run A:
==> flow/design.v <==
module alu #(
    parameter INST_W = 4,
    parameter INT_W  = 6,
    parameter FRAC_W = 10,
    parameter DATA_W = INT_W + FRAC_W
)(
    input                      i_clk,
    input                      i_rst_n,
    input                      i_in_valid,
    output                     o_busy,
    input         [INST_W-1:0] i_inst,
    input  signed [DATA_W-1:0] i_data_a,
    input  signed [DATA_W-1:0] i_data_b,
    output                     o_out_valid,
    output        [DATA_W-1:0] o_data
);
localparam IDLE = 3'b000;
localparam INPUT = 3'b001;
localparam COMPUTE = 3'b010;
localparam TEMP = 3'b011; 
localparam OUTPUT = 3'b100;
reg o_busy_in ;
reg out_valid_in;
reg signed [DATA_W-1:0] i_A, i_B, nxt_i_A, nxt_i_B;
reg [INST_W-1:0] inst, nxt_inst;
reg signed [DATA_W-1:0] out1, nxt_out1;
reg [2:0] state, nxt_state;
reg       busy, nxt_busy;
reg       valid, nxt_valid;
reg signed [DATA_W:0] add, sub;
reg signed [2*DATA_W-1 :0] mul, nxt_mul;
reg signed [22:0] mul_part, sat_mul;
reg signed [22:0] round_mul;
reg signed  [2*DATA_W - 1:0] left, part_left;
reg [DATA_W - 1:0] revermatch; 
reg signed [DATA_W+3:0] data_acc [0:DATA_W-1], nxt_data_acc [0:DATA_W-1];
reg signed [20:0] temp_data_acc;
wire [3:0] index ;
reg flag ;
reg signed [15:0] mul_temp;
reg signed [45:0] soft_mul;
reg signed [15:0] soft_test;
reg signed [15:0] soft_neg; 
reg [15:0] val16;
reg [7:0] val8;
reg [3:0] val4;
reg [4:0] result;
assign o_data = out1;
assign index  = i_A[3:0];  
assign o_busy = o_busy_in;
assign o_out_valid = out_valid_in;
always @(*) begin
    if (state == COMPUTE) begin
        flag = 1'b1;
    end
    else flag = 1'b0;
end
always @(*) begin
    case (state)
        IDLE:begin
            nxt_state = INPUT;
        end 
        INPUT:begin
            if (i_in_valid) begin
                nxt_state = COMPUTE;
            end
            else nxt_state = state;
        end
        COMPUTE:begin
            nxt_state = TEMP;
        end
        TEMP:begin
            nxt_state = OUTPUT;
        end
        OUTPUT:begin
            nxt_state = IDLE;
        end
        default: nxt_state = state;
    endcase
end
always @(*) begin
    case (state)
        INPUT:begin
        if (i_in_valid) begin
            nxt_i_A = i_data_a;
            nxt_i_B = i_data_b;
            nxt_inst = i_inst;
        end
        else begin
            nxt_i_A = i_A;
            nxt_i_B = i_B;
            nxt_inst = inst;
        end
        end 
        default: begin
            nxt_i_A = i_A;
            nxt_i_B = i_B;
            nxt_inst = inst;
        end
    endcase
end
always @(*) begin
    if (state == OUTPUT) begin
        out_valid_in = 1'b1;  
    end
    else out_valid_in = 1'b0;  
end
always @(*) begin
    if (state == INPUT) begin
        o_busy_in = 1'b0;
    end
    else o_busy_in = 1'b1;
end
integer i;
always @(*) begin
    for(i=0;i<DATA_W;i=i+1)begin
    nxt_data_acc[i] = data_acc[i];
    end
    add = 0; sub = 0; mul = 0; mul_part = 0; round_mul = 0; sat_mul = 0;
    temp_data_acc = 0; soft_mul = 0; soft_test = 0; soft_neg = 0;
    left = 0; part_left = 0; result = 0; val16 = 0; val8 = 0; val4 = 0;
    case (inst)
        0: begin
            add = i_A + i_B;
            nxt_out1 = (!add[DATA_W] && add[DATA_W - 1]) ? 16'b0111_1111_1111_1111 :
                      (add[DATA_W] && !add[DATA_W - 1]) ? 16'b1000_0000_0000_0000 : add[DATA_W-1:0];
        end
        1:begin
            sub = i_A - i_B;
            nxt_out1 = (!sub[DATA_W] && sub[DATA_W - 1]) ?  16'b0111_1111_1111_1111 : 
                      (sub[DATA_W] && !sub[DATA_W - 1]) ?  16'b1000_0000_0000_0000 : sub[DATA_W-1:0];
        end
        2:begin
            mul = i_A*i_B;  
            mul_part = mul[2*DATA_W-1:9]; 
            if(mul_part[0] == 1'b1)begin
                round_mul = mul_part + 1'b1;
            end
            else begin
                round_mul = mul_part ;
            end
            sat_mul = (!round_mul[22] && (round_mul[21:11]> 11'b000_0001_1111)) ? 23'b011_1111_1111_1111_1111_1111 :  
                      (round_mul[22]  && (round_mul[21:11]< 11'b111_1110_0000)) ? 23'b100_0000_0000_0000_0000_0000 : round_mul;
            if ((sat_mul == 23'b011_1111_1111_1111_1111_1111) || (sat_mul == 23'b100_0000_0000_0000_0000_0000)) begin
                nxt_out1 = sat_mul[22:7];
            end
            else nxt_out1 = sat_mul[16:1];
        end
        3:begin
            if (flag == 1'b1) begin
            temp_data_acc = data_acc[index] + i_B;
            nxt_data_acc[index] = temp_data_acc[19:0]; 
            end
            else nxt_data_acc[index] = data_acc[index];
            nxt_out1 = (!data_acc[index][DATA_W+3] && (data_acc[index][19:10]>10'b00_0001_1111))? 16'b0111_1111_1111_1111 :
                       (data_acc[index][DATA_W+3]  && (data_acc[index][19:10]<10'b11_1110_0000)) ? 16'b1000_0000_0000_0000 : data_acc[index][DATA_W-1:0];
        end
        4:begin  
            if(!i_A[DATA_W-1] &&  i_A[14:10]>=5'b00010) soft_mul = {6'b0,i_A,24'b0};  
            else if (!i_A[DATA_W-1] && i_A[15:10]>=5'b0) begin   
                    soft_mul = ((i_A<<<1'b1) + 16'b0000_1000_0000_0000)*(30'b000000_01010101010101_0101_010101);
            end
            else if (i_A[15:10] == 6'b111111) begin    
                soft_test = i_A + 16'b0000_1000_0000_0000;
                soft_mul = (soft_test)*(30'b000000_01010101010101_0101_010101);
            end
            else if (i_A[15:10] == 6'b111110) begin
                soft_neg = (i_A<<<1'b1) + 16'b0001_0100_0000_0000;
                soft_mul = soft_neg*(30'b000000_000111000111000111_000111);
            end
            else if (i_A[15:10] == 6'b111101) begin
                soft_neg = (i_A + 16'b0000_1100_0000_0000);
                soft_mul = soft_neg*(30'b000000_000111000111000111_000111);
            end
            else soft_mul = 46'b0;
            nxt_out1 = ((soft_mul != 46'b01_1111_1111_1111_1111_1111_1111_1111_1111_1111_1111_1111) || (soft_mul != 46'b10_0000_0000_0000_0000_0000_0000_0000_0000_0000_0000_0000)) && (soft_mul[23] == 1'b1)?
                      soft_mul[DATA_W+23:24] + 1'b1:
                      ((soft_mul != 46'b01_1111_1111_1111_1111_1111_1111_1111_1111_1111_1111_1111) || (soft_mul != 46'b10_0000_0000_0000_0000_0000_0000_0000_0000_0000_0000_0000)) && (soft_mul[23] == 1'b0)?
                      soft_mul[DATA_W+23:24]:soft_mul[39:24];
        end
        5:begin   
            nxt_out1 = i_A ^ i_B;
        end
        6:begin   
            nxt_out1 = i_A >>> i_B;
        end
        7:begin   
            left = {i_A,i_A};
            part_left = left << i_B;
            nxt_out1 = part_left[2*DATA_W-1:DATA_W];
        end
        8:begin   
            result[4] = (i_A[15:0] == 16'b0) ? 1 : 0;
            val16     = (result[4]) ? 16'b1111_1111_1111_1111 : i_A;
            result[3] = (val16[15:8] == 8'b0) ? 1 : 0;
            val8      = (result[3]) ? val16[7:0] : val16[15:8];
            result[2] = (val8[7:4] == 4'b0) ? 1 : 0;
            val4      = (result[2]) ? val8[3:0] : val8[7:4];
            result[1] = (val4[3:2] == 2'b0) ? 1 : 0;
            result[0] = (result[1]) ? ~val4[1] : ~val4[3];
            nxt_out1 = {11'b0,result};
        end
        9:begin   
            nxt_out1[0] = (i_A[3:0] == i_B[15:12])  ? 1'b1 : 1'b0;
            nxt_out1[1] = (i_A[4:1] == i_B[14:11])  ? 1'b1 : 1'b0;
            nxt_out1[2] = (i_A[5:2] == i_B[13:10])  ? 1'b1 : 1'b0;
            nxt_out1[3] = (i_A[6:3] == i_B[12:9])   ? 1'b1 : 1'b0;
            nxt_out1[4] = (i_A[7:4] == i_B[11:8])   ? 1'b1 : 1'b0;
            nxt_out1[5] = (i_A[8:5] == i_B[10:7])   ? 1'b1 : 1'b0;
            nxt_out1[6] = (i_A[9:6] == i_B[9:6])    ? 1'b1 : 1'b0;
            nxt_out1[7] = (i_A[10:7] == i_B[8:5])   ? 1'b1 : 1'b0;
            nxt_out1[8] = (i_A[11:8] == i_B[7:4])   ? 1'b1 : 1'b0;
            nxt_out1[9] = (i_A[12:9] == i_B[6:3])   ? 1'b1 : 1'b0;
            nxt_out1[10] = (i_A[13:10] == i_B[5:2]) ? 1'b1 : 1'b0;
            nxt_out1[11] = (i_A[14:11] == i_B[4:1]) ? 1'b1 : 1'b0;
            nxt_out1[12] = (i_A[15:12] == i_B[3:0]) ? 1'b1 : 1'b0;
            nxt_out1[15:13] = 3'b000;
            end
        default: begin 
            nxt_out1 = out1;
        end
    endcase
end
    always @(posedge i_clk or negedge i_rst_n) begin
        if (!i_rst_n) begin
            out1 <= 0;
            i_A <= 0;
            i_B <= 0;
            state <= 0;
            inst <= 0;
            for ( i=0 ;i<DATA_W ;i=i+1) begin
                data_acc[i] <= 0;
            end
        end
        else begin
            out1 <= nxt_out1;
            i_A <= nxt_i_A;
            i_B <= nxt_i_B;
            state <= nxt_state;
            inst <= nxt_inst;
            for ( i=0 ;i<DATA_W ;i=i+1) begin
                data_acc[i] <= nxt_data_acc[i];
            end
        end
    end
endmodule
clock: 7.72 ns
lec_check: 0
abc_area: 1
cap_margin: 5
core_margin: 2
core_utilization: 71
cts_cluster_diameter: 306
setup_slack_margin: -0.43
slew_margin: 20
run.sh (not shown) runs the stock make flow with config.mk's settings and CLKGATE_MAP_FILE=.
Status run A: flow complete, layout not clean - negative setup slack
Input-level comparison between run B and run A:
- a change of CAP_MARGIN from 5 to 10
- an added CTS_CLUSTER_SIZE of 97
- a deleted SETUP_SLACK_MARGIN that had been -0.43
- a deleted CTS_CLUSTER_DIAMETER that had been 306
- an added TNS_END_PERCENT of 5
- a change of CORE_UTILIZATION from 71 to 72
- a deleted ABC_AREA that had been 1
- a change of the clock period (ns, I/O delays scaled along) from 7.72 to 5.36
## What came out
FAIL run B @ 5_1_grt: tool exited with error
Number of nets at floorplan ended up 2193 lower on run B than on run A.
Compared with run A, run B shows area after synthesis that has gone down by more than 10%.
Taking run A as the reference, in run B core box area decreased by about 13% relative to the old numbers; post-cts resize count increased by 331 relative to the old numbers; floorplan die height decreased by 6.6% relative to the old numbers; area of the chip decreased by 13% relative to the old numbers.
Relative to run A, worst setup slack before clock tree synthesis decreased by 3140 ps in run B.
Run B vs run A: post-placement cell count down in run B
Fraction of synthesized area in multiplexers: run B > run A
Edits applied to the flow inputs when going from run B to run C:
- clearing CTS_CLUSTER_SIZE, which used to be 97
- clearing TNS_END_PERCENT, which used to be 5
- putting SETUP_SLACK_MARGIN at -0.11 where nothing was set
- putting HOLD_SLACK_MARGIN at -0.09 where nothing was set
- swapping 10 for 20 in CAP_MARGIN
- swapping 5.36 for 7.82 in the clock period (ns, I/O delays scaled along)
Notes after the runs:
Run B did not make it past 5_1_grt, where a tool error ended it. Run C finished all stages; layout check result: FAIL, due to negative setup slack. Diff run C..run B | unique cell type count in the Yosys netlist | unchanged. Looking at run C and run B, the number of cells in the yosys synthesis report is a wash. Comparing run C against run B, there is no change at all in average cell area after synthesis. Net count entering floorplan came out exactly the same in run C and run B. Comparing run B against run C, there is no change at all in area fraction in and, or, nand and nor cells. Quantity of gates resized following cts: run C < run B.
What run D does differently from run C at the input level:
- ABC_AREA now 1, previously not set
- SETUP_SLACK_MARGIN no longer set, was -0.11
- CELL_PAD_IN_SITES_GLOBAL_PLACEMENT now 3, previously not set
- HOLD_SLACK_MARGIN no longer set, was -0.09
- CORE_ASPECT_RATIO now 0.56, previously not set
- CORE_UTILIZATION now 40, was 72
- the clock period (ns, I/O delays scaled along) now 10.0, was 7.82
Notes after the runs:
- Run D: no failed stages, no open violations at the end
- Starting density of the core | run D below run C
- Summary of run D over run C: area of placed instances up about 8%.
- Looking at buffer count excluding the clock tree in the final layout, run D sits 509 lower than run C does.
- NOTE total of clock buffers placed in the layout run C->run D decreased by a little under 10%
- Number of non-clock inverters, run D vs run C: up by more than half
- Changes observed in run D relative to run C: number of antenna violations at the first check in global routing went down; fraction of the mapped netlist area in simple logic gates rose by 12 points.
